===== flow/run.sh =====
#!/bin/bash
# the make line also repeats each setting of config.mk as NAME=value (left out here)
make -C /OpenROAD-flow-scripts/flow DESIGN_CONFIG=/design/flow/config.mk WORK_HOME=/design/flow/orfs CLKGATE_MAP_FILE= finish

===== flow/config.mk =====
export PLATFORM = sky130hd
export DESIGN_NAME = ALU_Pipeline
export DESIGN_NICKNAME = ALU_Pipeline
export VERILOG_FILES = /design/flow/design.v
export SDC_FILE = /design/flow/constraint.sdc
export NUM_CORES = 4
export LEC_CHECK = 0
export CAP_MARGIN = 35
export CELL_PAD_IN_SITES_DETAIL_PLACEMENT = 2
export CELL_PAD_IN_SITES_GLOBAL_PLACEMENT = 3
export CORE_MARGIN = 2
export CORE_UTILIZATION = 42
export CTS_CLUSTER_DIAMETER = 388
export MAX_ROUTING_LAYER = met4
export SLEW_MARGIN = 20

===== flow/constraint.sdc =====
create_clock -name core_clock -period 7.0 [get_ports {clk}]
set_input_delay 1.4000 -clock core_clock [delete_from_list [all_inputs] [get_ports {clk}]]
set_output_delay 1.4000 -clock core_clock [all_outputs]
set_load 0.01 [all_outputs]

===== flow/design.v =====
module ALU (
  input  logic [31:0] A, B,
  input  logic [3:0] ALUOp,
  output logic [31:0] Result,
  output logic Zero, Carry, Overflow, Negative
);
  logic [32:0] tmp;
  always_comb begin
    tmp = 33'd0;
    Carry = 0;
    Overflow = 0;
    case (ALUOp)
      4'b0000: begin  
        tmp = A + B;
        Result = tmp[31:0];
        Carry = tmp[32];
        Overflow = (~A[31] & ~B[31] & Result[31]) | (A[31] & B[31] & ~Result[31]);
      end
      4'b0001: begin  
        tmp = A - B;
        Result = tmp[31:0];
        Carry = tmp[32];
        Overflow = (A[31] & ~B[31] & ~Result[31]) | (~A[31] & B[31] & Result[31]);
      end
      4'b0010: Result = A & B;
      4'b0011: Result = A | B;
      4'b0100: Result = A ^ B;
      4'b0101: Result = ~A;
      4'b0110: Result = ~B;
      4'b0111: Result = A << B[4:0];
      4'b1000: Result = A >> B[4:0];
      4'b1001: Result = $signed(A) >>> B[4:0];
      default: Result = 32'd0;
    endcase
    Zero = (Result == 0);
    Negative = Result[31];
  end
endmodule
module ALUControl(
  input  logic [6:0] funct7,
  input  logic [2:0] funct3,
  input  logic [6:0] opcode,
  output logic [3:0] ALUOp
);
  always_comb begin
    case (opcode)
      7'b0110011: begin  
        case ({funct7, funct3})
          10'b0000000_000: ALUOp = 4'b0000;  
          10'b0100000_000: ALUOp = 4'b0001;  
          10'b0000000_111: ALUOp = 4'b0010;  
          10'b0000000_110: ALUOp = 4'b0011;  
          10'b0000000_100: ALUOp = 4'b0100;  
          10'b0000000_001: ALUOp = 4'b0111;  
          10'b0000000_101: ALUOp = 4'b1000;  
          10'b0100000_101: ALUOp = 4'b1001;  
          default: ALUOp = 4'b1111;
        endcase
      end
      default: ALUOp = 4'b1111;
    endcase
  end
endmodule
module InstructionDecoder(
  input  logic [31:0] instruction,
  output logic [6:0]  opcode,
  output logic [4:0]  rd,
  output logic [2:0]  funct3,
  output logic [4:0]  rs1,
  output logic [4:0]  rs2,
  output logic [6:0]  funct7
);
  assign opcode = instruction[6:0];
  assign rd     = instruction[11:7];
  assign funct3 = instruction[14:12];
  assign rs1    = instruction[19:15];
  assign rs2    = instruction[24:20];
  assign funct7 = instruction[31:25];
endmodule
module ALU_Pipeline(
  input  logic clk, rst,
  input  logic [31:0] A_in, B_in,
  input  logic [31:0] instr_in,
  output logic [31:0] Result_out,
  output logic Zero_out, Carry_out, Overflow_out, Negative_out
);
  logic [31:0] A_reg, B_reg;
  logic [3:0]  ALUOp;
  logic [31:0] instr_reg;
  logic [6:0] opcode, funct7;
  logic [4:0] rd, rs1, rs2;
  logic [2:0] funct3;
  logic [31:0] Result_comb;
  logic Zero_comb, Carry_comb, Overflow_comb, Negative_comb;
  always_ff @(posedge clk or posedge rst) begin
    if (rst) begin
      A_reg <= 0;
      B_reg <= 0;
      instr_reg <= 0;
    end else begin
      A_reg <= A_in;
      B_reg <= B_in;
      instr_reg <= instr_in;
    end
  end
  InstructionDecoder decoder (
    .instruction(instr_reg),
    .opcode(opcode),
    .rd(rd),
    .funct3(funct3),
    .rs1(rs1),
    .rs2(rs2),
    .funct7(funct7)
  );
  ALUControl control (
    .opcode(opcode),
    .funct3(funct3),
    .funct7(funct7),
    .ALUOp(ALUOp)
  );
  ALU alu_inst (
    .A(A_reg),
    .B(B_reg),
    .ALUOp(ALUOp),
    .Result(Result_comb),
    .Zero(Zero_comb),
    .Carry(Carry_comb),
    .Overflow(Overflow_comb),
    .Negative(Negative_comb)
  );
  always_ff @(posedge clk or posedge rst) begin
    if (rst) begin
      Result_out <= 0;
      Zero_out <= 0;
      Carry_out <= 0;
      Overflow_out <= 0;
      Negative_out <= 0;
    end else begin
      Result_out <= Result_comb;
      Zero_out <= Zero_comb;
      Carry_out <= Carry_comb;
      Overflow_out <= Overflow_comb;
      Negative_out <= Negative_comb;
    end
  end
endmodule

==> impl_report.txt, run 1 <==
=== SYNTHESIS / PLACE & ROUTE SUMMARY ===
----------------------------------------------------
[Outcome]
  Run status ........................ complete, no violations

[Power and ir drop]
  Power of the clock network ........................ 0.000934 W
  Leakage dissipation ........................ 6.45 nW
  Register share of total power ........................ 28.9%
  Power spent charging and discharging nets ........................ 0.00107 W
  Power Internal ........................ 0.00160 W
  Total combinational power ........................ 0.000967 W
  Worst supply voltage drop on vdd ........................ 0.202 mV
  Clk pwr share ........................ 34.9%
  Power Sequential ........................ 0.000772 W
  Combinational share of power ........................ 36.2%
  Switching share of power ........................ 40.1%
  Power consumption ........................ 0.00267 W
  Power group with the highest consumption ........................ combinational logic
  Power per Cell Area ........................ 173 nW/um2

[Drt]
  Drt pass-1 iters ........................ 6
  Number of nets with antenna violations after routing ........................ 0
  Total wirelength of the detailed-routed design ........................ 73.4 mm
  Average wire length per cell after detail routing ........................ 35.3 um
  DR vias ........................ 15.1k
  Post-route DRC ........................ 0
  DR vias/cell ........................ 7.26
  Iter 0 DRT Violations ........................ 2019

[Clock network]
  Cells resized by post-CTS repair ........................ 0
  Late-Pin Clk Latency ........................ 0.47 ns
  Hold buffer count at CTS ........................ 0
  Number of clock sinks ........................ 116
  Library cell used as clock root buffer ........................ sky130_fd_sc_hd__clkbuf_16
  H-tree depth ........................ 4
  Number of CTS-inserted buffers ........................ 17
  CTS tree ........................ yes
  Clock-pin slew of the registers on the worst-case setup and hold paths ........................ 0.06 ns
  Max Buffers Root-to-Sink ........................ 2
  # Post-CTS Setup Buffers ........................ 0

[Final timing]
  Maximum clock skew at final layout ........................ 0.0139 ns
  Worst Max-Slew Pin Slew ........................ 1.00 ns
  Shortest period the worst path allows ........................ 6.08 ns
  Max-slew headroom ........................ 32.8%
  Final critical-path setup slack ........................ 0.916 ns
  Final max-slew violation count ........................ 0
  Setup Viol. Count Final ........................ 0
  Number of hold violations in the final report ........................ 0
  Total negative slack for setup checks ........................ 0 ns
  Period Utilization, post-route ........................ 86.9%
  Achievable Freq ........................ 164 MHz
  RSZ-0062 raised after global routing ........................ no

[Global route]
  Overall fraction of global-route tracks in use ........................ 45.0%
  GRT overflow ........................ 0
  Number of global-route vias before repair ........................ 16.0k
  Number of antenna violations at the first check in global routing ........................ 0
  Pin count of the biggest net entering global routing ........................ 90
  First-pass GRT wire length ........................ 108 mm

[Synthesis]
  Synth cell types ........................ 94
  Simple-gate area share of the yosys netlist ........................ 17.2%
  Xor/xnor share ........................ 0.846%
  Cell count listed in synth_stat.txt ........................ 1627
  Top cells by count ........................ sky130_fd_sc_hd__nand2_1, sky130_fd_sc_hd__nor2_1, sky130_fd_sc_hd__a21oi_1, sky130_fd_sc_hd__dfrtp_1, sky130_fd_sc_hd__ha_1
  Dominant kind of combinational cell ........................ AND-OR/OR-AND gates
  Average footprint of a synthesized cell ........................ 8.27 um2
  Compound-cell area share of the yosys netlist ........................ 26.8%
  Post-Synth Adder-Cell Area ........................ 9.41%
  Predominant post-synthesis flop cell ........................ sky130_fd_sc_hd__dfrtp_1
  Post-synth tally of flip-flops with integrated enable ........................ 0
  Most popular library cell in the synthesized design by count ........................ sky130_fd_sc_hd__nand2_1
  Register area share after synthesis ........................ 21.6%
  Asr flop ratio synth ........................ 100%
  Synthesis warning total ........................ 3
  Synthesis area per yosys ........................ 13500 um2
  Post-synthesis cell area ........................ 13500 um2
  Number of cells produced by synthesis ........................ 1627
  Synth area leaders ........................ sky130_fd_sc_hd__dfrtp_1, sky130_fd_sc_hd__ha_1, sky130_fd_sc_hd__mux4_2
  Syn Nets ........................ 1825
  Area share of the largest cell type after synthesis ........................ 21.6%
  Synthesis-stage register bit count ........................ 116
  Cell type contributing the most total cell area after synthesis ........................ sky130_fd_sc_hd__dfrtp_1
  Proportion of synthesized area in mux cells ........................ 16.5%

[Worst hold path]
  Worst hold stages ........................ 3
  Hold crit path type ........................ flop to flop
  Sink of the worst hold path ........................ Overflow_out
  Min-delay src ........................ B_reg[31]

[Critical path]
  Count of cells along the worst register-to-register path ........................ 14
  Reg2reg start ........................ A_reg[5]
  Depth of the critical timing path with buffers and inverters included ........................ 14
  Crit Path Category ........................ flop to flop
  Critical path buffers and inverters ........................ 2
  Critical path peak fanout ........................ 12
  Worst Path Arrival ........................ 6.45 ns
  Startpoint of the worst setup timing path ........................ A_reg[5]
  Reg-to-reg slack, setup ........................ 0.92 ns
  Worst R2R End ........................ Zero_out
  Timing endpoint of the critical path ........................ Zero_out
  Slowest CP cell ........................ sky130_fd_sc_hd__dfrtp_1
  Sort of element at the end of the critical path ........................ flop
  Critical path startpoint category ........................ flop
  Data required time of the worst path ........................ 7.37 ns
  Critical-path cell list ........................ inv_1 > ha_1 > inv_1 > a2111oi_2 > a21oi_1 > o211ai_1 > nand2_1 > a221o_1 > o21ai_0 > o2111ai_1 > or3b_2 > or4_1 > or4_1 > nor4_2
  Delay of the slowest cell on the worst path ........................ 0.76 ns
  Cell family with the largest share of critical-path delay ........................ AND-OR/OR-AND gates

[Floorplan]
  Core Box Area ........................ 31600 um2
  Std-Cell Rows ........................ 65
  Core Util at FP ........................ 42.7%
  Die height ........................ 183 um
  I/O pins ........................ 134
  Chip Area ........................ 33500 um2
  Die X ........................ 183 um

[Final layout]
  Final core occ ........................ 48.9%
  Post-route cell area ........................ 15400 um2
  Total Nets Final ........................ 1864
  Layout area overhead ........................ 14.6%

[Placement]
  Final weighted congestion in routability-driven placement ........................ 1.05
  Half-perimeter wire length after placement ........................ 52.0 mm
  Placed instance area ........................ 14800 um2
  Pre-CTS WS ........................ 1.22 ns
  Port Buffers ........................ 118

[Run]
  Max_cap viols ........................ 0
  OpenROAD warnings ........................ 109

----------------------------------------------------
[metrics by stage]
stage / hold slack, ns / cells
6_report: 0.833 / 2082
5_1_grt: 0.906 / 2081
4_1_cts: 0.826 / 2078
3_5_place_dp: 0.746 / 2046
3_3_place_gp: 0.747 / 2045
2_1_floorplan: 0.688 / 1627
[area by class of cell]
| type | count | area [um2] |
|---|---|---|
| sequential | 116 | 2910 |
| clock inverter | 13 | 148 |
| clock buffer | 19 | 453 |
| inverter | 99 | 374 |
| multi-input combinational | 1276 | 9520 |
| timing repair buffer | 156 | 1510 |
| antenna | 1 | 2.50 |
| fill | 3415 | 16100 |
| tap | 402 | 503 |
[routing by layer]
metal	part of all wire, %	GRT usage, %	vias to the layer above
met5	0	-	-
met4	8.2	31.0	0
met3	8.8	9.15	320
met2	45	69.4	1029
met1	38	53.0	7585
li1	-	-	6183
==> run 2: changes to the inputs <==
- ABC_AREA: not set -> 1
- CAP_MARGIN: 35 -> 25
- CELL_PAD_IN_SITES_DETAIL_PLACEMENT: 2 -> not set
- CORE_ASPECT_RATIO: not set -> 1.13
- CORE_UTILIZATION: 42 -> 35
- CTS_CLUSTER_DIAMETER: 388 -> 179
- GPL_ROUTABILITY_DRIVEN: not set -> 0
- GPL_TIMING_DRIVEN: not set -> 0
- HOLD_SLACK_MARGIN: not set -> 0.24
- MIN_ROUTING_LAYER: not set -> met2
- SETUP_SLACK_MARGIN: not set -> -0.07
- SLEW_MARGIN: 20 -> 15
- TNS_END_PERCENT: not set -> 20
- clock period: 7.0 -> 7.26 ns (I/O delays scaled with it)
==> run 2 against run 1 <==
Net effect:
- the run now fails in 5_1_grt
- synthesized cell count increased by 72%
- area after synthesis grew 15%
- die area increased by 38%
==> impl_report.txt, run 2 <==
FLOW METRICS REPORT
----------------------------------------------------
[Outcome]
  Run status ........................ did not finish
  Last stage reached ........................ 5_1_grt
  First error line in the log ........................ [ERROR GRT-0116] Global routing finished with congestion. Check the congestion regions in the DRC Viewer.

[Synthesis]
  Average footprint of a synthesized cell ........................ 5.55 um2 (-33%)
  Cell count listed in synth_stat.txt ........................ 2800 (+72%)
  Most popular library cell in the synthesized design by count ........................ sky130_fd_sc_hd__nand2_1
  Simple-gate area share of the yosys netlist ........................ 50.9% (+34 points)
  Synthesis-stage register bit count ........................ 116 (unchanged)
  Synth area leaders ........................ sky130_fd_sc_hd__nand2_1, sky130_fd_sc_hd__dfrtp_1, sky130_fd_sc_hd__nand3_1
  Cell type contributing the most total cell area after synthesis ........................ sky130_fd_sc_hd__nand2_1
  Post-synth tally of flip-flops with integrated enable ........................ 0 (unchanged)
  Proportion of synthesized area in mux cells ........................ 0% (-17 points)
  Dominant kind of combinational cell ........................ simple AND/OR/NAND/NOR gates
  Number of cells produced by synthesis ........................ 2800 (+72%)
  Synthesis area per yosys ........................ 15500 um2 (+15%)
  Post-synthesis cell area ........................ 15500 um2 (+15%)
  Post-Synth Adder-Cell Area ........................ 8.15% (-1.3 points)
  Predominant post-synthesis flop cell ........................ sky130_fd_sc_hd__dfrtp_1
  Xor/xnor share ........................ 1.18% (+0.34 points)
  Top cells by count ........................ sky130_fd_sc_hd__nand2_1, sky130_fd_sc_hd__nand3_1, sky130_fd_sc_hd__inv_1, sky130_fd_sc_hd__nor2_1, sky130_fd_sc_hd__dfrtp_1
  Synthesis warning total ........................ 3 (unchanged)
  Asr flop ratio synth ........................ 100% (unchanged)
  Synth cell types ........................ 49 (-48%)
  Compound-cell area share of the yosys netlist ........................ 8.79% (-18 points)
  Syn Nets ........................ 2998 (+64%)
  Register area share after synthesis ........................ 18.7% (-2.9 points)
  Area share of the largest cell type after synthesis ........................ 21.4% (-0.12 points)

[Floorplan]
  Die height ........................ 228 um (+25%)
  Die X ........................ 202 um (+11%)
  Core Box Area ........................ 44100 um2 (+40%)
  Core Util at FP ........................ 35.2% (-7.4 points)
  Std-Cell Rows ........................ 82 (+26%)
  Chip Area ........................ 46100 um2 (+38%)
  I/O pins ........................ 134 (unchanged)

[Clock network]
  # Post-CTS Setup Buffers ........................ 0 (unchanged)
  Library cell used as clock root buffer ........................ sky130_fd_sc_hd__clkbuf_16
  Hold buffer count at CTS ........................ 0 (unchanged)
  Max Buffers Root-to-Sink ........................ 2 (unchanged)
  Number of CTS-inserted buffers ........................ 17 (unchanged)
  Cells resized by post-CTS repair ........................ 0 (unchanged)
  Number of clock sinks ........................ 116 (unchanged)
  H-tree depth ........................ 4 (unchanged)

[Global route]
  Overall fraction of global-route tracks in use ........................ 76.0%
  GRT overflow ........................ 365

[Placement]
  Half-perimeter wire length after placement ........................ 76.3 mm (+47%)
  Port Buffers ........................ 118 (unchanged)

----------------------------------------------------
==> run 2: layer usage <==
| layer | global-route usage (%) | overflow |
|---|---|---|
| met4 | 46.1 | 10 |
| met3 | 87.1 | 327 |
| met2 | 81.7 | 28 |
| met1 | - | - |
| met5 | - | - |
==> run 2: through the flow <==
step / instance area, um2 / setup WS [ns] / cells
floorplan: 15500 / 2.74 / 2800
global placement: 17500 / 0.991 / 3506
detailed placement: 17500 / 2.44 / 3507
CTS: 18100 / 2.39 / 3539
==> run 3: changes to the inputs <==
- CAP_MARGIN: 25 -> 5
- CELL_PAD_IN_SITES_GLOBAL_PLACEMENT: 3 -> not set
- CORE_ASPECT_RATIO: 1.13 -> 0.56
- CORE_MARGIN: 2 -> 3
- CORE_UTILIZATION: 35 -> 72
- CTS_CLUSTER_DIAMETER: 179 -> 124
- CTS_CLUSTER_SIZE: not set -> 57
- GPL_ROUTABILITY_DRIVEN: 0 -> 1
- GPL_TIMING_DRIVEN: 0 -> not set
- HOLD_SLACK_MARGIN: 0.24 -> -0.08
- PLACE_DENSITY: not set -> 0.4
- SETUP_SLACK_MARGIN: -0.07 -> 1.4
- SLEW_MARGIN: 15 -> 30
- TNS_END_PERCENT: 20 -> not set
- clock period: 7.26 -> 8.49 ns (I/O delays scaled with it)
==> run 3 against run 2 <==
Net effect:
- the run again fails in 5_1_grt
- area after synthesis unchanged
- synthesized cell count unchanged
- die area down 49%
==> impl_report.txt, run 3 <==
FLOW METRICS REPORT
----------------------------------------------------
[Synthesis]
  Synthesis area per yosys ........................ 15500 um2 (unchanged)
  Most popular library cell in the synthesized design by count ........................ sky130_fd_sc_hd__nand2_1
  Cell type contributing the most total cell area after synthesis ........................ sky130_fd_sc_hd__nand2_1
  Synth cell types ........................ 49 (unchanged)
  Area share of the largest cell type after synthesis ........................ 21.4% (unchanged)
  Synthesis warning total ........................ 3 (unchanged)
  Post-synthesis cell area ........................ 15500 um2 (unchanged)
  Synth area leaders ........................ sky130_fd_sc_hd__nand2_1, sky130_fd_sc_hd__dfrtp_1, sky130_fd_sc_hd__nand3_1
  Post-synth tally of flip-flops with integrated enable ........................ 0 (unchanged)
  Register area share after synthesis ........................ 18.7% (unchanged)
  Predominant post-synthesis flop cell ........................ sky130_fd_sc_hd__dfrtp_1
  Syn Nets ........................ 2998 (unchanged)
  Asr flop ratio synth ........................ 100% (unchanged)
  Compound-cell area share of the yosys netlist ........................ 8.79% (unchanged)
  Post-Synth Adder-Cell Area ........................ 8.15% (unchanged)
  Synthesis-stage register bit count ........................ 116 (unchanged)
  Average footprint of a synthesized cell ........................ 5.55 um2 (unchanged)
  Xor/xnor share ........................ 1.18% (unchanged)
  Dominant kind of combinational cell ........................ simple AND/OR/NAND/NOR gates
  Cell count listed in synth_stat.txt ........................ 2800 (unchanged)
  Top cells by count ........................ sky130_fd_sc_hd__nand2_1, sky130_fd_sc_hd__nand3_1, sky130_fd_sc_hd__inv_1, sky130_fd_sc_hd__nor2_1, sky130_fd_sc_hd__dfrtp_1
  Number of cells produced by synthesis ........................ 2800 (unchanged)
  Simple-gate area share of the yosys netlist ........................ 50.9% (unchanged)
  Proportion of synthesized area in mux cells ........................ 0% (unchanged)

[Global route]
  GRT overflow ........................ 1812
  Overall fraction of global-route tracks in use ........................ 109%

[Placement]
  Final weighted congestion in routability-driven placement ........................ 1.59
  Half-perimeter wire length after placement ........................ 53.2 mm (-30%)
  Port Buffers ........................ 118 (unchanged)

[Outcome]
  Run status ........................ did not finish
  Last stage reached ........................ 5_1_grt
  First error line in the log ........................ [ERROR GRT-0116] Global routing finished with congestion. Check the congestion regions in the DRC Viewer.

[Clock network]
  Library cell used as clock root buffer ........................ sky130_fd_sc_hd__clkbuf_16
  # Post-CTS Setup Buffers ........................ 0 (unchanged)
  Number of CTS-inserted buffers ........................ 17 (unchanged)
  Number of clock sinks ........................ 116 (unchanged)
  Hold buffer count at CTS ........................ 0 (unchanged)
  Max Buffers Root-to-Sink ........................ 2 (unchanged)
  H-tree depth ........................ 4 (unchanged)
  Cells resized by post-CTS repair ........................ 0 (unchanged)

[Floorplan]
  Die height ........................ 116 um (-49%)
  Core Box Area ........................ 20800 um2 (-53%)
  Core Util at FP ........................ 74.8% (+40 points)
  Die X ........................ 202 um (about the same)
  Chip Area ........................ 23500 um2 (-49%)
  I/O pins ........................ 134 (unchanged)
  Std-Cell Rows ........................ 39 (-52%)

----------------------------------------------------
[run 3: stage by stage]
stage / total power, W / instances / cell area, um2 / setup WS (ns)
after global placement: 0.00126 / 3088 / 16700 / 4.36
after CTS: 0.00202 / 3120 / 17200 / 4.21
after detailed placement: 0.00129 / 3088 / 16700 / 4.34
after floorplan: 0.00106 / 2800 / 15500 / 3.72
[run 3: per-layer routing]
layer / overflow / global-route usage (%)
met5: - / -
met4: 106 / 84.0
met3: 1520 / 139
met2: 186 / 96.3
met1: - / -
==> run 4: changes to the inputs <==
- ABC_AREA: 1 -> not set
- CORE_ASPECT_RATIO: 0.56 -> not set
- CORE_MARGIN: 3 -> 6
- CORE_UTILIZATION: 72 -> 31
- CTS_CLUSTER_SIZE: 57 -> 75
- HOLD_SLACK_MARGIN: -0.08 -> not set
- PLACE_DENSITY: 0.4 -> not set
- PLACE_DENSITY_LB_ADDON: not set -> 0.09
- SETUP_SLACK_MARGIN: 1.4 -> not set
==> run 4 against run 3 <==
Net effect:
- the run now finishes clean
- synthesized cell count fell by 42%
- die area is 110% higher
- area after synthesis fell by 13%
==> impl_report.txt, run 4 <==
=== SYNTHESIS / PLACE & ROUTE SUMMARY ===
----------------------------------------------------
[Clock network]
  Late-Pin Clk Latency ........................ 0.49 ns
  CTS tree ........................ yes
  H-tree depth ........................ 4 (unchanged)
  Number of CTS-inserted buffers ........................ 17 (unchanged)
  Number of clock sinks ........................ 116 (unchanged)
  Cells resized by post-CTS repair ........................ 0 (unchanged)
  Clock-pin slew of the registers on the worst-case setup and hold paths ........................ 0.06 ns
  Max Buffers Root-to-Sink ........................ 2 (unchanged)
  Library cell used as clock root buffer ........................ sky130_fd_sc_hd__clkbuf_16
  # Post-CTS Setup Buffers ........................ 0 (unchanged)
  Hold buffer count at CTS ........................ 0 (unchanged)

[Synthesis]
  Compound-cell area share of the yosys netlist ........................ 26.8% (+18 points)
  Synth cell types ........................ 94 (+92%)
  Top cells by count ........................ sky130_fd_sc_hd__nand2_1, sky130_fd_sc_hd__nor2_1, sky130_fd_sc_hd__a21oi_1, sky130_fd_sc_hd__dfrtp_1, sky130_fd_sc_hd__ha_1
  Average footprint of a synthesized cell ........................ 8.27 um2 (+49%)
  Xor/xnor share ........................ 0.846% (-0.34 points)
  Asr flop ratio synth ........................ 100% (unchanged)
  Post-Synth Adder-Cell Area ........................ 9.41% (+1.3 points)
  Synthesis warning total ........................ 3 (unchanged)
  Post-synthesis cell area ........................ 13500 um2 (-13%)
  Cell type contributing the most total cell area after synthesis ........................ sky130_fd_sc_hd__dfrtp_1
  Cell count listed in synth_stat.txt ........................ 1627 (-42%)
  Synth area leaders ........................ sky130_fd_sc_hd__dfrtp_1, sky130_fd_sc_hd__ha_1, sky130_fd_sc_hd__mux4_2
  Most popular library cell in the synthesized design by count ........................ sky130_fd_sc_hd__nand2_1
  Synthesis-stage register bit count ........................ 116 (unchanged)
  Number of cells produced by synthesis ........................ 1627 (-42%)
  Simple-gate area share of the yosys netlist ........................ 17.2% (-34 points)
  Post-synth tally of flip-flops with integrated enable ........................ 0 (unchanged)
  Synthesis area per yosys ........................ 13500 um2 (-13%)
  Register area share after synthesis ........................ 21.6% (+2.9 points)
  Predominant post-synthesis flop cell ........................ sky130_fd_sc_hd__dfrtp_1
  Syn Nets ........................ 1825 (-39%)
  Area share of the largest cell type after synthesis ........................ 21.6% (+0.12 points)
  Proportion of synthesized area in mux cells ........................ 16.5% (+17 points)
  Dominant kind of combinational cell ........................ AND-OR/OR-AND gates

[Power and ir drop]
  Power Internal ........................ 0.00130 W
  Total combinational power ........................ 0.000805 W
  Power spent charging and discharging nets ........................ 0.000896 W
  Switching share of power ........................ 40.7%
  Leakage dissipation ........................ 6.43 nW
  Combinational share of power ........................ 36.6%
  Power per Cell Area ........................ 141 nW/um2
  Power group with the highest consumption ........................ combinational logic
  Register share of total power ........................ 29.1%
  Power Sequential ........................ 0.000640 W
  Worst supply voltage drop on vdd ........................ 0.149 mV
  Clk pwr share ........................ 34.3%
  Power of the clock network ........................ 0.000755 W

[Critical path]
  Reg-to-reg slack, setup ........................ 1.81 ns
  Critical path peak fanout ........................ 33
  Cell with the most instances on the worst path ........................ sky130_fd_sc_hd__or4_1
  Count of cells along the worst register-to-register path ........................ 14
  Timing endpoint of the critical path ........................ Zero_out
  Critical path buffers and inverters ........................ 1
  Startpoint of the worst setup timing path ........................ B_reg[2]
  Worst R2R End ........................ Zero_out
  Data required time of the worst path ........................ 8.89 ns
  Cell family with the largest share of critical-path delay ........................ simple AND/OR/NAND/NOR gates
  Sort of element at the end of the critical path ........................ flop
  Slowest CP cell ........................ sky130_fd_sc_hd__dfrtp_4
  Critical path startpoint category ........................ flop
  Depth of the critical timing path with buffers and inverters included ........................ 14
  Reg2reg start ........................ B_reg[2]
  Worst Path Arrival ........................ 7.08 ns
  Delay of the slowest cell on the worst path ........................ 0.74 ns
  Critical-path cell list ........................ inv_1 > ha_1 > nor2_1 > o311ai_1 > a21oi_1 > nor3_1 > o211ai_1 > nand2_1 > o2111ai_1 > nand4bb_1 > or4_1 > or4_1 > or4_1 > nor4_2
  Crit Path Category ........................ flop to flop

[Floorplan]
  Chip Area ........................ 48600 um2 (+110%)
  Die X ........................ 220 um (+8.9%)
  Die height ........................ 220 um (+90%)
  Core Util at FP ........................ 31.7% (-43 points)
  Std-Cell Rows ........................ 75 (+92%)
  I/O pins ........................ 134 (unchanged)
  Core Box Area ........................ 42400 um2 (+100%)

[Placement]
  Half-perimeter wire length after placement ........................ 53.9 mm (+1.4%)
  Pre-CTS WS ........................ 2.18 ns (-2.16 ns)
  Final weighted congestion in routability-driven placement ........................ 1.10 (-31%)
  Port Buffers ........................ 118 (unchanged)

[Run]
  OpenROAD warnings ........................ 107
  Max_cap viols ........................ 0

[Final timing]
  Max-slew headroom ........................ 23.4%
  Final max-slew violation count ........................ 0
  Period Utilization, post-route ........................ 78.7%
  Worst Max-Slew Pin Slew ........................ 1.14 ns
  Setup Viol. Count Final ........................ 0
  Total negative slack for setup checks ........................ 0 ns
  RSZ-0062 raised after global routing ........................ no
  Final critical-path setup slack ........................ 1.81 ns
  Maximum clock skew at final layout ........................ 0.0133 ns
  Shortest period the worst path allows ........................ 6.68 ns
  Number of hold violations in the final report ........................ 0
  Worst hold slack across all endpoints ........................ 0.816 ns
  Achievable Freq ........................ 150 MHz

[Global route]
  GRT overflow ........................ 0
  Number of antenna violations at the first check in global routing ........................ 0
  Number of global-route vias before repair ........................ 21.2k
  Pin count of the biggest net entering global routing ........................ 60
  First-pass GRT wire length ........................ 105 mm
  Overall fraction of global-route tracks in use ........................ 47.4%

[Drt]
  Iter 0 DRT Violations ........................ 4968
  Drt pass-1 iters ........................ 47
  Total wirelength of the detailed-routed design ........................ 74.0 mm
  DR vias ........................ 19.3k
  Post-route DRC ........................ 0
  Average wire length per cell after detail routing ........................ 32.7 um
  DR vias/cell ........................ 8.56
  Number of nets with antenna violations after routing ........................ 0

[Worst hold path]
  Worst hold stages ........................ 3
  Hold crit path type ........................ flop to flop
  Sink of the worst hold path ........................ Overflow_out
  Min-delay src ........................ B_reg[31]

[Final layout]
  Layout area overhead ........................ 16.0%
  Total Nets Final ........................ 1861
  Tally of filler cells in the layout ........................ 4479

[Outcome]
  Run status ........................ complete, no violations

----------------------------------------------------
## run 4: metrics by stage
step / total power, W / instances / utilization, % / cell area (um2)
after floorplan: 0.00109 / 1627 / - / 13500
after global placement: 0.00138 / 2221 / 35.3 / 15000
after detailed placement: 0.00138 / 2221 / 35.3 / 15000
after CTS: 0.00214 / 2253 / 36.7 / 15600
after global routing: 0.00228 / 2253 / 36.8 / 15600
final: 0.00220 / 2259 / 36.8 / 15600
## run 4: layout make-up
class                      count  area, um2  share of cell area, %
tap                          577        722                   4.62
clock inverter                15        171                   1.10
clock buffer                  17        425                   2.73
sequential                   116       2910                   18.7
multi-input combinational   1276       9550                   61.1
inverter                      99        374                   2.40
antenna                        6       15.0                 0.0962
timing repair buffer         153       1440                   9.25
## run 4: routing by layer
layer	wire (um)	share of wire [%]	vias to the layer above	GRT usage, %
met2	33200	45	5935	51.4
met4	8560	12	0	13.0
met5	0	0	-	-
met1	0	0	6379	-
met3	32200	44	890	64.5
li1	-	-	6143	-
==> run 5: changes to the inputs <==
- CAP_MARGIN: 5 -> 20
- CORE_MARGIN: 6 -> 2
- CORE_UTILIZATION: 31 -> 59
- CTS_CLUSTER_DIAMETER: 124 -> 29
- CTS_CLUSTER_SIZE: 75 -> 70
- GPL_ROUTABILITY_DRIVEN: 1 -> 0
- MIN_ROUTING_LAYER: met2 -> met1
- PLACE_DENSITY_LB_ADDON: 0.09 -> not set
- clock period: 8.49 -> 4.4 ns (I/O delays scaled with it)
==> run 5 against run 4 <==
Net effect:
- first-iteration DRC count fell by 42%
- hold slack got worse by 0.050 ns
- non-clock buffer count rose by 358
- register-to-register slack got worse by 2.1 ns
- now fails the layout checks on setup timing
- critical endpoint unchanged
- via count fell by 14%
==> impl_report.txt, run 5 <==
=== SYNTHESIS / PLACE & ROUTE SUMMARY ===
----------------------------------------------------
[Final timing]
  Worst Max-Slew Pin Slew ........................ 0.841 ns (-0.296 ns)
  Shortest period the worst path allows ........................ 4.70 ns (-1.98 ns)
  Number of hold violations in the final report ........................ 0 (unchanged)
  Achievable Freq ........................ 213 MHz (+42%)
  Setup Viol. Count Final ........................ 1 (+1)
  Worst hold slack across all endpoints ........................ 0.765 ns (-0.0505 ns)
  Final max-slew violation count ........................ 0 (unchanged)
  RSZ-0062 raised after global routing ........................ yes
  Maximum clock skew at final layout ........................ 0.0361 ns (+0.0228 ns)
  Final critical-path setup slack ........................ -0.299 ns (-2.11 ns)
  Max-slew headroom ........................ 43.1% (+20 points)
  Period Utilization, post-route ........................ 107% (+28 points)

[Power and ir drop]
  Switching share of power ........................ 38.5% (-2.3 points)
  Leakage dissipation ........................ 8.27 nW (+29%)
  Power consumption ........................ 0.00447 W (+100%)
  Combinational share of power ........................ 41.5% (+4.9 points)
  Register share of total power ........................ 26.3% (-2.8 points)
  Worst supply voltage drop on vdd ........................ 0.236 mV (+58%)
  Power Internal ........................ 0.00275 W (+110%)
  Power of the clock network ........................ 0.00144 W (+91%)
  Power spent charging and discharging nets ........................ 0.00172 W (+92%)
  Power per Cell Area ........................ 244 nW/um2 (+73%)
  Power Sequential ........................ 0.00118 W (+84%)
  Total combinational power ........................ 0.00186 W (+130%)
  Power group with the highest consumption ........................ combinational logic
  Clk pwr share ........................ 32.2% (-2.1 points)

[Floorplan]
  Core Util at FP ........................ 59.8% (+28 points)
  Core Box Area ........................ 22500 um2 (-47%)
  Std-Cell Rows ........................ 55 (-27%)
  Chip Area ........................ 24000 um2 (-51%)
  Die X ........................ 155 um (-30%)
  Die height ........................ 155 um (-30%)
  I/O pins ........................ 134 (unchanged)

[Drt]
  Drt pass-1 iters ........................ 17 (-64%)
  Post-route DRC ........................ 0 (unchanged)
  Average wire length per cell after detail routing ........................ 25.3 um (-23%)
  Number of nets with antenna violations after routing ........................ 0 (unchanged)
  DR vias/cell ........................ 7.15 (-16%)
  DR vias ........................ 16.6k (-14%)
  Iter 0 DRT Violations ........................ 2882 (-42%)
  Total wirelength of the detailed-routed design ........................ 58.8 mm (-21%)

[Critical path]
  Slowest CP cell ........................ sky130_fd_sc_hd__or4_1
  Cell with the most instances on the worst path ........................ sky130_fd_sc_hd__or4_4
  Sort of element at the end of the critical path ........................ flop
  Reg-to-reg slack, setup ........................ -0.30 ns (-2.11 ns)
  Critical-path cell list ........................ bufbuf_16 > mux2_2 > a21oi_1 > o21ai_0 > a22oi_1 > o22ai_1 > or4_1 > nor4_2 > nand4bb_1 > or4_4 > or4_4 > or4_4 > nor4_2
  Worst R2R End ........................ Zero_out
  Delay of the slowest cell on the worst path ........................ 0.57 ns (-0.17 ns)
  Critical path buffers and inverters ........................ 1 (unchanged)
  Critical path peak fanout ........................ 5 (-85%)
  Crit Path Category ........................ flop to flop
  Timing endpoint of the critical path ........................ Zero_out
  Cell family with the largest share of critical-path delay ........................ simple AND/OR/NAND/NOR gates
  Worst Path Arrival ........................ 5.05 ns (-2.03 ns)
  Count of cells along the worst register-to-register path ........................ 13 (-1)
  Depth of the critical timing path with buffers and inverters included ........................ 13 (-1)
  Critical path startpoint category ........................ flop
  Startpoint of the worst setup timing path ........................ B_reg[1]
  Data required time of the worst path ........................ 4.75 ns (-4.14 ns)
  Reg2reg start ........................ B_reg[1]

[Global route]
  Overall fraction of global-route tracks in use ........................ 49.7% (+2.3 points)
  Number of antenna violations at the first check in global routing ........................ 2 (+2)
  Pin count of the biggest net entering global routing ........................ 70 (+17%)
  First-pass GRT wire length ........................ 88.3 mm (-16%)
  GRT overflow ........................ 0 (unchanged)
  Number of global-route vias before repair ........................ 15.6k (-26%)

[Clock network]
  Max Buffers Root-to-Sink ........................ 2 (unchanged)
  Hold buffer count at CTS ........................ 0 (unchanged)
  Number of CTS-inserted buffers ........................ 17 (unchanged)
  H-tree depth ........................ 4 (unchanged)
  CTS tree ........................ yes
  Clock-pin slew of the registers on the worst-case setup and hold paths ........................ 0.07 ns (about the same)
  Number of clock sinks ........................ 116 (unchanged)
  Library cell used as clock root buffer ........................ sky130_fd_sc_hd__clkbuf_16
  Late-Pin Clk Latency ........................ 0.47 ns (-0.02 ns)

[Synthesis]
  Simple-gate area share of the yosys netlist ........................ 17.2% (unchanged)
  Synth area leaders ........................ sky130_fd_sc_hd__dfrtp_1, sky130_fd_sc_hd__ha_1, sky130_fd_sc_hd__mux4_2
  Proportion of synthesized area in mux cells ........................ 16.5% (unchanged)
  Xor/xnor share ........................ 0.846% (unchanged)
  Synthesis warning total ........................ 3 (unchanged)
  Cell count listed in synth_stat.txt ........................ 1627 (unchanged)
  Syn Nets ........................ 1825 (unchanged)
  Register area share after synthesis ........................ 21.6% (unchanged)
  Post-Synth Adder-Cell Area ........................ 9.41% (unchanged)
  Area share of the largest cell type after synthesis ........................ 21.6% (unchanged)
  Number of cells produced by synthesis ........................ 1627 (unchanged)
  Dominant kind of combinational cell ........................ AND-OR/OR-AND gates
  Most popular library cell in the synthesized design by count ........................ sky130_fd_sc_hd__nand2_1
  Cell type contributing the most total cell area after synthesis ........................ sky130_fd_sc_hd__dfrtp_1
  Top cells by count ........................ sky130_fd_sc_hd__nand2_1, sky130_fd_sc_hd__nor2_1, sky130_fd_sc_hd__a21oi_1, sky130_fd_sc_hd__dfrtp_1, sky130_fd_sc_hd__ha_1
  Average footprint of a synthesized cell ........................ 8.27 um2 (unchanged)
  Asr flop ratio synth ........................ 100% (unchanged)
  Predominant post-synthesis flop cell ........................ sky130_fd_sc_hd__dfrtp_1
  Post-synth tally of flip-flops with integrated enable ........................ 0 (unchanged)
  Synthesis-stage register bit count ........................ 116 (unchanged)
  Synth cell types ........................ 94 (unchanged)
  Synthesis area per yosys ........................ 13500 um2 (unchanged)
  Compound-cell area share of the yosys netlist ........................ 26.8% (unchanged)
  Post-synthesis cell area ........................ 13500 um2 (unchanged)

[Worst hold path]
  Hold crit path type ........................ flop to flop
  Worst hold stages ........................ 3 (unchanged)
  Min-delay src ........................ B_reg[31]
  Sink of the worst hold path ........................ Overflow_out

[Outcome]
  Run status ........................ finished with violations
  Checks that blocked a clean result .................. setup timing

[Final layout]
  Tally of filler cells in the layout ........................ 1522 (-66%)
  Total Nets Final ........................ 2219 (+19%)
  Sequential cell area in the final layout ........................ 2920 um2 (+0.26%)
  Layout area overhead ........................ 36.4%
  Multi-input gate area ........................ 9770 um2 (+2.3%)
  Final core occ ........................ 81.6% (+45 points)

[Placement]
  Port Buffers ........................ 118 (unchanged)
  Half-perimeter wire length after placement ........................ 44.0 mm (-18%)

[Run]
  OpenROAD warnings ........................ 112 (+4.7%)
  Max_cap viols ........................ 0 (unchanged)

----------------------------------------------------
## run 5: stage by stage
stage          instances  TNS [ns]  area [um2]  setup slack [ns]
2_1_floorplan       1627    -0.374       13500            -0.374
3_3_place_gp        2278    -0.341       17400            -0.341
3_5_place_dp        2278    -0.436       17400            -0.436
4_1_cts             2317    -0.183       18200            -0.183
5_1_grt             2321    -0.360       18400            -0.360
6_report            2321    -0.299       18400            -0.299
## run 5: cell type report
| type | count | share of cell area, % |
|---|---|---|
| diodes | 2 | 0.0273 |
| clock buffers | 17 | 2.32 |
| clock inverters | 15 | 0.797 |
| inverters | 99 | 2.05 |
| multi-input cells | 1276 | 53.2 |
| flip-flops and latches | 116 | 15.9 |
| well taps | 285 | 1.94 |
| repair buffers | 511 | 23.7 |
## run 5: timing repair
item                                    CTS  global route
pin swaps                                13             5
gates cloned                              1             0
gates resized                            44            23
endpoints found under the setup margin    1             1
buffers inserted                          6             2
## run 5: metal layers
layer / wire length [um] / track usage, % / share of wire [%] / up-vias
met2: 24300 / 72.3 / 41 / 1627
met1: 20300 / 60.3 / 35 / 7531
li1: - / - / - / 6894
met3: 9150 / 15.8 / 16 / 551
met4: 5020 / 30.1 / 8.5 / 0
met5: 0 / - / 0 / -
==> run 6: changes to the inputs <==
- ABC_AREA: not set -> 1
- CAP_MARGIN: 20 -> 25
- CORE_ASPECT_RATIO: not set -> 1.13
- CORE_UTILIZATION: 59 -> 40
- CTS_CLUSTER_DIAMETER: 29 -> 70
- CTS_CLUSTER_SIZE: 70 -> not set
- GPL_ROUTABILITY_DRIVEN: 0 -> not set
- GPL_TIMING_DRIVEN: not set -> 0
- HOLD_SLACK_MARGIN: not set -> 0.16
- MIN_ROUTING_LAYER: met1 -> met2
- SLEW_MARGIN: 30 -> 15
- TNS_END_PERCENT: not set -> 20
- clock period: 4.4 -> 7.26 ns (I/O delays scaled with it)
==> run 6 against run 5 <==
Net effect:
- the run now fails in 5_1_grt
- area after synthesis up 15%
- synthesized cell count grew 72%
- die area rose by 68%
==> impl_report.txt, run 6 <==
FLOW METRICS REPORT
----------------------------------------------------
[Placement]
  Port Buffers ........................ 118 (unchanged)
  Placed instance area ........................ 17400 um2 (-0.17%)
  Half-perimeter wire length after placement ........................ 75.0 mm (+70%)
  Final weighted congestion in routability-driven placement ........................ 1.43

[Clock network]
  Number of clock sinks ........................ 116 (unchanged)
  Max Buffers Root-to-Sink ........................ 2 (unchanged)
  # Post-CTS Setup Buffers ........................ 0 (-6)
  H-tree depth ........................ 4 (unchanged)
  Number of CTS-inserted buffers ........................ 17 (unchanged)
  Library cell used as clock root buffer ........................ sky130_fd_sc_hd__clkbuf_16
  Hold buffer count at CTS ........................ 0 (unchanged)
  Cells resized by post-CTS repair ........................ 0 (-100%)

[Floorplan]
  Die height ........................ 214 um (+38%)
  Core Box Area ........................ 38200 um2 (+70%)
  I/O pins ........................ 134 (unchanged)
  Std-Cell Rows ........................ 76 (+38%)
  Core Util at FP ........................ 40.7% (-19 points)
  Chip Area ........................ 40400 um2 (+68%)
  Die X ........................ 189 um (+22%)

[Synthesis]
  Number of cells produced by synthesis ........................ 2800 (+72%)
  Xor/xnor share ........................ 1.18% (+0.34 points)
  Synth area leaders ........................ sky130_fd_sc_hd__nand2_1, sky130_fd_sc_hd__dfrtp_1, sky130_fd_sc_hd__nand3_1
  Register area share after synthesis ........................ 18.7% (-2.9 points)
  Synth cell types ........................ 49 (-48%)
  Syn Nets ........................ 2998 (+64%)
  Post-Synth Adder-Cell Area ........................ 8.15% (-1.3 points)
  Predominant post-synthesis flop cell ........................ sky130_fd_sc_hd__dfrtp_1
  Most popular library cell in the synthesized design by count ........................ sky130_fd_sc_hd__nand2_1
  Synthesis-stage register bit count ........................ 116 (unchanged)
  Cell count listed in synth_stat.txt ........................ 2800 (+72%)
  Post-synth tally of flip-flops with integrated enable ........................ 0 (unchanged)
  Average footprint of a synthesized cell ........................ 5.55 um2 (-33%)
  Asr flop ratio synth ........................ 100% (unchanged)
  Post-synthesis cell area ........................ 15500 um2 (+15%)
  Simple-gate area share of the yosys netlist ........................ 50.9% (+34 points)
  Synthesis warning total ........................ 3 (unchanged)
  Area share of the largest cell type after synthesis ........................ 21.4% (-0.12 points)
  Proportion of synthesized area in mux cells ........................ 0% (-17 points)
  Compound-cell area share of the yosys netlist ........................ 8.79% (-18 points)
  Top cells by count ........................ sky130_fd_sc_hd__nand2_1, sky130_fd_sc_hd__nand3_1, sky130_fd_sc_hd__inv_1, sky130_fd_sc_hd__nor2_1, sky130_fd_sc_hd__dfrtp_1
  Dominant kind of combinational cell ........................ simple AND/OR/NAND/NOR gates
  Synthesis area per yosys ........................ 15500 um2 (+15%)
  Cell type contributing the most total cell area after synthesis ........................ sky130_fd_sc_hd__nand2_1

[Outcome]
  Run status ........................ did not finish
  First error line in the log ........................ [ERROR GRT-0116] Global routing finished with congestion. Check the congestion regions in the DRC Viewer.
  Last stage reached ........................ 5_1_grt

[Global route]
  Overall fraction of global-route tracks in use ........................ 79.0%
  GRT overflow ........................ 189

----------------------------------------------------
## run 6: layer usage
layer	overflow	track usage, %
met1	-	-
met3	176	88.0
met4	4	52.7
met5	-	-
met2	9	84.6
## run 6: per-stage QoR
stage	instances	worst slack, ns	hold slack [ns]
floorplan	2800	2.74	0.663
global placement	3425	1.20	0.711
detailed placement	3426	2.56	0.751
CTS	3458	2.53	0.758
==> run 7: changes to the inputs <==
- ABC_AREA: 1 -> not set
- CAP_MARGIN: 25 -> 20
- CORE_ASPECT_RATIO: 1.13 -> not set
- CTS_CLUSTER_DIAMETER: 70 -> not set
- GPL_TIMING_DRIVEN: 0 -> not set
- HOLD_SLACK_MARGIN: 0.16 -> not set
- MAX_ROUTING_LAYER: met4 -> not set
- MIN_ROUTING_LAYER: met2 -> not set
- SETUP_SLACK_MARGIN: not set -> 1.64
- SLEW_MARGIN: 15 -> 20
- TNS_END_PERCENT: 20 -> not set
- clock period: 7.26 -> 5.97 ns (I/O delays scaled with it)
==> run 7 against run 6 <==
Net effect:
- the run now finishes clean
- area after synthesis shrank 13%
- die area down 13%
- synthesized cell count decreased by 42%
==> impl_report.txt, run 7 <==
=== SYNTHESIS / PLACE & ROUTE SUMMARY ===
----------------------------------------------------
[Outcome]
  Run status ........................ complete, no violations

[Synthesis]
  Predominant post-synthesis flop cell ........................ sky130_fd_sc_hd__dfrtp_1
  Dominant kind of combinational cell ........................ AND-OR/OR-AND gates
  Asr flop ratio synth ........................ 100% (unchanged)
  Area share of the largest cell type after synthesis ........................ 21.6% (+0.12 points)
  Synthesis area per yosys ........................ 13500 um2 (-13%)
  Syn Nets ........................ 1825 (-39%)
  Post-synthesis cell area ........................ 13500 um2 (-13%)
  Synth cell types ........................ 94 (+92%)
  Simple-gate area share of the yosys netlist ........................ 17.2% (-34 points)
  Proportion of synthesized area in mux cells ........................ 16.5% (+17 points)
  Post-Synth Adder-Cell Area ........................ 9.41% (+1.3 points)
  Post-synth tally of flip-flops with integrated enable ........................ 0 (unchanged)
  Most popular library cell in the synthesized design by count ........................ sky130_fd_sc_hd__nand2_1
  Cell count listed in synth_stat.txt ........................ 1627 (-42%)
  Synthesis warning total ........................ 3 (unchanged)
  Top cells by count ........................ sky130_fd_sc_hd__nand2_1, sky130_fd_sc_hd__nor2_1, sky130_fd_sc_hd__a21oi_1, sky130_fd_sc_hd__dfrtp_1, sky130_fd_sc_hd__ha_1
  Number of cells produced by synthesis ........................ 1627 (-42%)
  Compound-cell area share of the yosys netlist ........................ 26.8% (+18 points)
  Synth area leaders ........................ sky130_fd_sc_hd__dfrtp_1, sky130_fd_sc_hd__ha_1, sky130_fd_sc_hd__mux4_2
  Register area share after synthesis ........................ 21.6% (+2.9 points)
  Xor/xnor share ........................ 0.846% (-0.34 points)
  Average footprint of a synthesized cell ........................ 8.27 um2 (+49%)
  Cell type contributing the most total cell area after synthesis ........................ sky130_fd_sc_hd__dfrtp_1
  Synthesis-stage register bit count ........................ 116 (unchanged)

[Critical path]
  Sort of element at the end of the critical path ........................ flop
  Critical path peak fanout ........................ 4
  Worst Path Arrival ........................ 5.26 ns
  Cell family with the largest share of critical-path delay ........................ simple AND/OR/NAND/NOR gates
  Cell with the most instances on the worst path ........................ sky130_fd_sc_hd__or4_4
  Delay of the slowest cell on the worst path ........................ 0.54 ns
  Reg2reg start ........................ B_reg[0]
  Worst R2R End ........................ Zero_out
  Data required time of the worst path ........................ 6.34 ns
  Critical-path cell list ........................ ha_4 > fa_2 > a21o_1 > a221o_1 > o21ai_4 > o21ai_4 > a221o_1 > a21o_1 > or4_1 > or4_4 > or4_4 > or4_4 > nor4_2
  Crit Path Category ........................ flop to flop
  Startpoint of the worst setup timing path ........................ B_reg[0]
  Slowest CP cell ........................ sky130_fd_sc_hd__dfrtp_4
  Count of cells along the worst register-to-register path ........................ 13
  Reg-to-reg slack, setup ........................ 1.08 ns
  Timing endpoint of the critical path ........................ Zero_out
  Critical path startpoint category ........................ flop
  Depth of the critical timing path with buffers and inverters included ........................ 13
  Critical path buffers and inverters ........................ 0

[Global route]
  GRT overflow ........................ 0
  Number of antenna violations at the first check in global routing ........................ 2
  Overall fraction of global-route tracks in use ........................ 35.5%
  Number of global-route vias before repair ........................ 13.7k
  First-pass GRT wire length ........................ 92.2 mm
  Pin count of the biggest net entering global routing ........................ 75

[Floorplan]
  Chip Area ........................ 35100 um2 (-13%)
  I/O pins ........................ 134 (unchanged)
  Core Util at FP ........................ 40.3% (-0.32 points)
  Std-Cell Rows ........................ 67 (-12%)
  Die X ........................ 187 um (-1.1%)
  Core Box Area ........................ 33400 um2 (-13%)
  Die height ........................ 187 um (-12%)

[Final timing]
  Total negative slack for setup checks ........................ 0 ns
  Max-slew headroom ........................ 31.6%
  Number of hold violations in the final report ........................ 0
  Worst Max-Slew Pin Slew ........................ 1.01 ns
  Period Utilization, post-route ........................ 82.0%
  Shortest period the worst path allows ........................ 4.89 ns
  Setup Viol. Count Final ........................ 0
  RSZ-0062 raised after global routing ........................ yes
  Final max-slew violation count ........................ 0
  Maximum clock skew at final layout ........................ 0.0288 ns
  Achievable Freq ........................ 204 MHz

[Run]
  OpenROAD warnings ........................ 110
  Max_cap viols ........................ 0

[Worst hold path]
  Worst hold stages ........................ 3
  Min-delay src ........................ B_reg[31]
  Hold crit path type ........................ flop to flop
  Sink of the worst hold path ........................ Overflow_out

[Placement]
  Post-placement cell count ........................ 2120 (-38%)
  Placed instance area ........................ 15100 um2 (-13%)
  Half-perimeter wire length after placement ........................ 47.3 mm (-37%)
  Final weighted congestion in routability-driven placement ........................ 1.02 (-28%)
  Port Buffers ........................ 118 (unchanged)

[Final layout]
  Post-route cell area ........................ 16300 um2
  Sequential cell area in the final layout ........................ 2930 um2
  Multi-input gate area ........................ 9860 um2
  Layout area overhead ........................ 21.1%
  Post-Layout Cell Count ........................ 2175
  Tally of filler cells in the layout ........................ 3274
  Total Nets Final ........................ 1912

[Drt]
  Iter 0 DRT Violations ........................ 2018
  Drt pass-1 iters ........................ 8
  Post-route DRC ........................ 0
  Number of nets with antenna violations after routing ........................ 0
  DR vias/cell ........................ 6.61
  DR vias ........................ 14.4k
  Total wirelength of the detailed-routed design ........................ 62.4 mm
  Average wire length per cell after detail routing ........................ 28.7 um
  Number of diodes added for antenna fixing ........................ 0

[Power and ir drop]
  Power group with the highest consumption ........................ combinational logic
  Total combinational power ........................ 0.00114 W
  Register share of total power ........................ 28.0%
  Leakage dissipation ........................ 6.75 nW
  Power of the clock network ........................ 0.00111 W
  Clk pwr share ........................ 35.5%
  Power spent charging and discharging nets ........................ 0.00119 W
  Power per Cell Area ........................ 193 nW/um2
  Power Sequential ........................ 0.000880 W
  Power Internal ........................ 0.00195 W
  Switching share of power ........................ 37.8%
  Worst supply voltage drop on vdd ........................ 0.231 mV
  Combinational share of power ........................ 36.5%

[Clock network]
  Late-Pin Clk Latency ........................ 0.48 ns
  Max Buffers Root-to-Sink ........................ 2 (unchanged)
  Number of clock sinks ........................ 116 (unchanged)
  Library cell used as clock root buffer ........................ sky130_fd_sc_hd__clkbuf_16
  Hold buffer count at CTS ........................ 0 (unchanged)
  Clock-pin slew of the registers on the worst-case setup and hold paths ........................ 0.06 ns
  CTS tree ........................ yes
  H-tree depth ........................ 4 (unchanged)
  Number of CTS-inserted buffers ........................ 17 (unchanged)

----------------------------------------------------
==> run 7: layer usage <==
layer  vias up  track usage, %  part of all wire, %
met5         -               0                    0
met4         0            14.3                  4.4
met3       147            7.05                  9.7
met2       886            53.9                   43
met1      7058            49.5                   42
li1       6294               -                    -
==> run 7: layout make-up <==
| type | count | share of cell area (%) |
|---|---|---|
| repair buffers | 204 | 11.9 |
| clock buffers | 18 | 2.70 |
| clock inverters | 14 | 1.10 |
| flip-flops and latches | 116 | 18.0 |
| inverters | 99 | 2.39 |
| multi-input cells | 1276 | 60.5 |
| well taps | 448 | 3.44 |
==> run 7: repair_timing <==
action                                  in CTS  in global routing
buffers inserted                            15                  7
endpoints found under the setup margin       3                  1
gates cloned                                 1                  0
resized                                     44                 40
pin swaps                                    7                 18
==> run 7: through the flow <==
step | hold slack (ns) | util, % | setup slack, ns | total power, W
after CTS | 0.746 | 48.1 | 1.16 | 0.00309
after global routing | 0.797 | 48.8 | 1.02 | 0.00326
after floorplan | 0.688 | - | 1.20 | 0.00156
final | 0.749 | 48.8 | 1.08 | 0.00314
after detailed placement | 0.731 | 45.2 | 0.604 | 0.00194
after global placement | 0.744 | 45.2 | 0.743 | 0.00194
==> run 8: changes to the inputs <==
- ABC_AREA: not set -> 0
- CELL_PAD_IN_SITES_DETAIL_PLACEMENT: not set -> 2
- CELL_PAD_IN_SITES_GLOBAL_PLACEMENT: not set -> 1
- CORE_MARGIN: 2 -> 8
- CORE_UTILIZATION: 40 -> 36
- MAX_ROUTING_LAYER: not set -> met5
- PLACE_DENSITY_LB_ADDON: not set -> 0.11
- SETUP_SLACK_MARGIN: 1.64 -> 2.45
- TNS_END_PERCENT: not set -> 45
- clock period: 5.97 -> 8.92 ns (I/O delays scaled with it)
==> run 8 against run 7 <==
Net effect:
- first-iteration DRC count shrank 37%
- synthesized cell count is the same
- combinational power shrank 38%
- total power shrank 36%
- setup slack gained 1.6 ns
- cell area shrank 5.7%
- sequential share of layout area grew 1.0 points
- count of clock-buffer cells in the layout grew 2
- core utilization shrank 7.6 points
- cell count shrank 1.4%
- flip-flop count is the same
==> impl_report.txt, run 8 <==
=== SYNTHESIS / PLACE & ROUTE SUMMARY ===
----------------------------------------------------
[Synthesis]
  Top cells by count ........................ sky130_fd_sc_hd__nand2_1, sky130_fd_sc_hd__nor2_1, sky130_fd_sc_hd__a21oi_1, sky130_fd_sc_hd__dfrtp_1, sky130_fd_sc_hd__ha_1
  Synthesis area per yosys ........................ 13500 um2 (unchanged)
  Register area share after synthesis ........................ 21.6% (unchanged)
  Synth cell types ........................ 94 (unchanged)
  Compound-cell area share of the yosys netlist ........................ 26.8% (unchanged)
  Synthesis-stage register bit count ........................ 116 (unchanged)
  Cell type contributing the most total cell area after synthesis ........................ sky130_fd_sc_hd__dfrtp_1
  Most popular library cell in the synthesized design by count ........................ sky130_fd_sc_hd__nand2_1
  Xor/xnor share ........................ 0.846% (unchanged)
  Syn Nets ........................ 1825 (unchanged)
  Dominant kind of combinational cell ........................ AND-OR/OR-AND gates
  Simple-gate area share of the yosys netlist ........................ 17.2% (unchanged)
  Post-synthesis cell area ........................ 13500 um2 (unchanged)
  Area share of the largest cell type after synthesis ........................ 21.6% (unchanged)
  Predominant post-synthesis flop cell ........................ sky130_fd_sc_hd__dfrtp_1
  Proportion of synthesized area in mux cells ........................ 16.5% (unchanged)
  Synthesis warning total ........................ 3 (unchanged)
  Number of cells produced by synthesis ........................ 1627 (unchanged)
  Asr flop ratio synth ........................ 100% (unchanged)
  Synth area leaders ........................ sky130_fd_sc_hd__dfrtp_1, sky130_fd_sc_hd__ha_1, sky130_fd_sc_hd__mux4_2
  Post-Synth Adder-Cell Area ........................ 9.41% (unchanged)
  Cell count listed in synth_stat.txt ........................ 1627 (unchanged)
  Average footprint of a synthesized cell ........................ 8.27 um2 (unchanged)
  Post-synth tally of flip-flops with integrated enable ........................ 0 (unchanged)

[Power and ir drop]
  Power Sequential ........................ 0.000611 W (-31%)
  Worst supply voltage drop on vdd ........................ 0.148 mV (-36%)
  Power spent charging and discharging nets ........................ 0.000794 W (-33%)
  Combinational share of power ........................ 35.5% (-1.0 points)
  Power of the clock network ........................ 0.000675 W (-39%)
  Clk pwr share ........................ 33.8% (-1.7 points)
  Power per Cell Area ........................ 130 nW/um2 (-33%)
  Register share of total power ........................ 30.6% (+2.6 points)
  Power Internal ........................ 0.00120 W (-38%)
  Power group with the highest consumption ........................ combinational logic
  Switching share of power ........................ 39.8% (+2.0 points)
  Total combinational power ........................ 0.000709 W (-38%)
  Leakage dissipation ........................ 6.37 nW (-5.6%)

[Critical path]
  Critical-path cell list ........................ buf_4 > mux2_2 > mux2i_1 > nand2b_1 > a21oi_1 > o21ai_0 > o2111ai_1 > nor3_1 > nand4bb_1 > or4_1 > or4_1 > or4_1 > nor4_2
  Data required time of the worst path ........................ 9.28 ns (+2.94 ns)
  Critical path peak fanout ........................ 57 (+53)
  Slowest CP cell ........................ sky130_fd_sc_hd__o21ai_0
  Startpoint of the worst setup timing path ........................ B_reg[2]
  Critical path startpoint category ........................ flop
  Reg2reg start ........................ B_reg[2]
  Sort of element at the end of the critical path ........................ flop
  Timing endpoint of the critical path ........................ Zero_out
  Delay of the slowest cell on the worst path ........................ 0.83 ns (+0.29 ns)
  Count of cells along the worst register-to-register path ........................ 13 (unchanged)
  Crit Path Category ........................ flop to flop
  Worst Path Arrival ........................ 6.60 ns (+1.34 ns)
  Cell family with the largest share of critical-path delay ........................ simple AND/OR/NAND/NOR gates
  Worst R2R End ........................ Zero_out
  Depth of the critical timing path with buffers and inverters included ........................ 13 (unchanged)
  Critical path buffers and inverters ........................ 1 (+1)
  Reg-to-reg slack, setup ........................ 2.68 ns (+1.60 ns)
  Cell with the most instances on the worst path ........................ sky130_fd_sc_hd__or4_1

[Clock network]
  Number of CTS-inserted buffers ........................ 17 (unchanged)
  CTS tree ........................ yes
  Late-Pin Clk Latency ........................ 0.47 ns (about the same)
  Cells resized by post-CTS repair ........................ 0 (-100%)
  Clock-pin slew of the registers on the worst-case setup and hold paths ........................ 0.07 ns (about the same)
  H-tree depth ........................ 4 (unchanged)
  # Post-CTS Setup Buffers ........................ 0 (-15)
  Number of clock sinks ........................ 116 (unchanged)
  Hold buffer count at CTS ........................ 0 (unchanged)
  Max Buffers Root-to-Sink ........................ 2 (unchanged)
  Library cell used as clock root buffer ........................ sky130_fd_sc_hd__clkbuf_16

[Global route]
  Pin count of the biggest net entering global routing ........................ 70 (-6.7%)
  Overall fraction of global-route tracks in use ........................ 31.1% (-4.3 points)
  GRT overflow ........................ 0 (unchanged)
  First-pass GRT wire length ........................ 103 mm (+11%)
  Number of global-route vias before repair ........................ 15.0k (+9.5%)
  Number of antenna violations at the first check in global routing ........................ 2 (unchanged)

[Placement]
  Final weighted congestion in routability-driven placement ........................ 0.974 (-4.8%)
  Half-perimeter wire length after placement ........................ 53.1 mm (+12%)
  Port Buffers ........................ 118 (unchanged)

[Final timing]
  Achievable Freq ........................ 160 MHz (-22%)
  Number of hold violations in the final report ........................ 0 (unchanged)
  Period Utilization, post-route ........................ 70.0% (-12 points)
  Shortest period the worst path allows ........................ 6.24 ns (+1.35 ns)
  Maximum clock skew at final layout ........................ 0.0161 ns (-0.0126 ns)
  RSZ-0062 raised after global routing ........................ no
  Worst Max-Slew Pin Slew ........................ 1.21 ns (+0.198 ns)
  Max-slew headroom ........................ 18.4% (-13 points)
  Worst hold slack across all endpoints ........................ 0.783 ns (+0.0339 ns)
  Total negative slack for setup checks ........................ 0 ns (unchanged)
  Final max-slew violation count ........................ 0 (unchanged)
  Setup Viol. Count Final ........................ 0 (unchanged)

[Run]
  OpenROAD warnings ........................ 107 (-2.7%)
  Max_cap viols ........................ 0 (unchanged)

[Floorplan]
  I/O pins ........................ 134 (unchanged)
  Core Util at FP ........................ 36.2% (-4.2 points)
  Chip Area ........................ 43800 um2 (+25%)
  Std-Cell Rows ........................ 71 (+6.0%)
  Die X ........................ 209 um (+12%)
  Core Box Area ........................ 37200 um2 (+12%)
  Die height ........................ 209 um (+12%)

[Worst hold path]
  Worst hold stages ........................ 3 (unchanged)
  Min-delay src ........................ B_reg[31]
  Sink of the worst hold path ........................ Overflow_out
  Hold crit path type ........................ flop to flop

[Drt]
  Number of nets with antenna violations after routing ........................ 0 (unchanged)
  Post-route DRC ........................ 0 (unchanged)
  Average wire length per cell after detail routing ........................ 32.3 um (+13%)
  Drt pass-1 iters ........................ 5 (-3)
  Iter 0 DRT Violations ........................ 1268 (-37%)
  Total wirelength of the detailed-routed design ........................ 69.4 mm (+11%)
  DR vias/cell ........................ 6.69 (+1.2%)
  DR vias ........................ 14.4k (-0.19%)

[Final layout]
  Total Nets Final ........................ 1854 (-3.0%)
  Tally of filler cells in the layout ........................ 4184 (+28%)
  Multi-input gate area ........................ 9530 um2 (-3.4%)
  Layout area overhead ........................ 14.2%
  Sequential cell area in the final layout ........................ 2910 um2 (-0.43%)

[Outcome]
  Run status ........................ complete, no violations

----------------------------------------------------
[run 8: metrics by stage]
step           setup slack (ns)  util [%]  total power [W]  instance area [um2]  instances
2_1_floorplan              3.55         -          0.00104                13500       1627
3_3_place_gp               2.91      39.7          0.00129                14800       2111
3_5_place_dp               2.82      39.7          0.00131                14800       2111
4_1_cts                    2.76      41.3          0.00199                15400       2143
5_1_grt                    2.49      41.3          0.00207                15400       2143
6_report                   2.68      41.3          0.00200                15400       2145
[run 8: metal layers]
metal	share of wire, %	global-route usage, %	wire length, um
met5	0	0	0
met4	3.3	11.5	2310
met3	6.1	4.70	4200
met2	47	50.6	32800
met1	43	41.5	30100
[run 8: area by class of cell]
cell class              count  share of cell area, %
diodes                      2                 0.0326
clock buffers              20                   3.04
clock inverters            12                  0.627
inverters                  99                   2.43
multi-input cells        1276                   62.0
flip-flops and latches    116                   19.0
well taps                 474                   3.86
repair buffers            146                   9.05
Power is estimated from default activity; no workload was simulated.
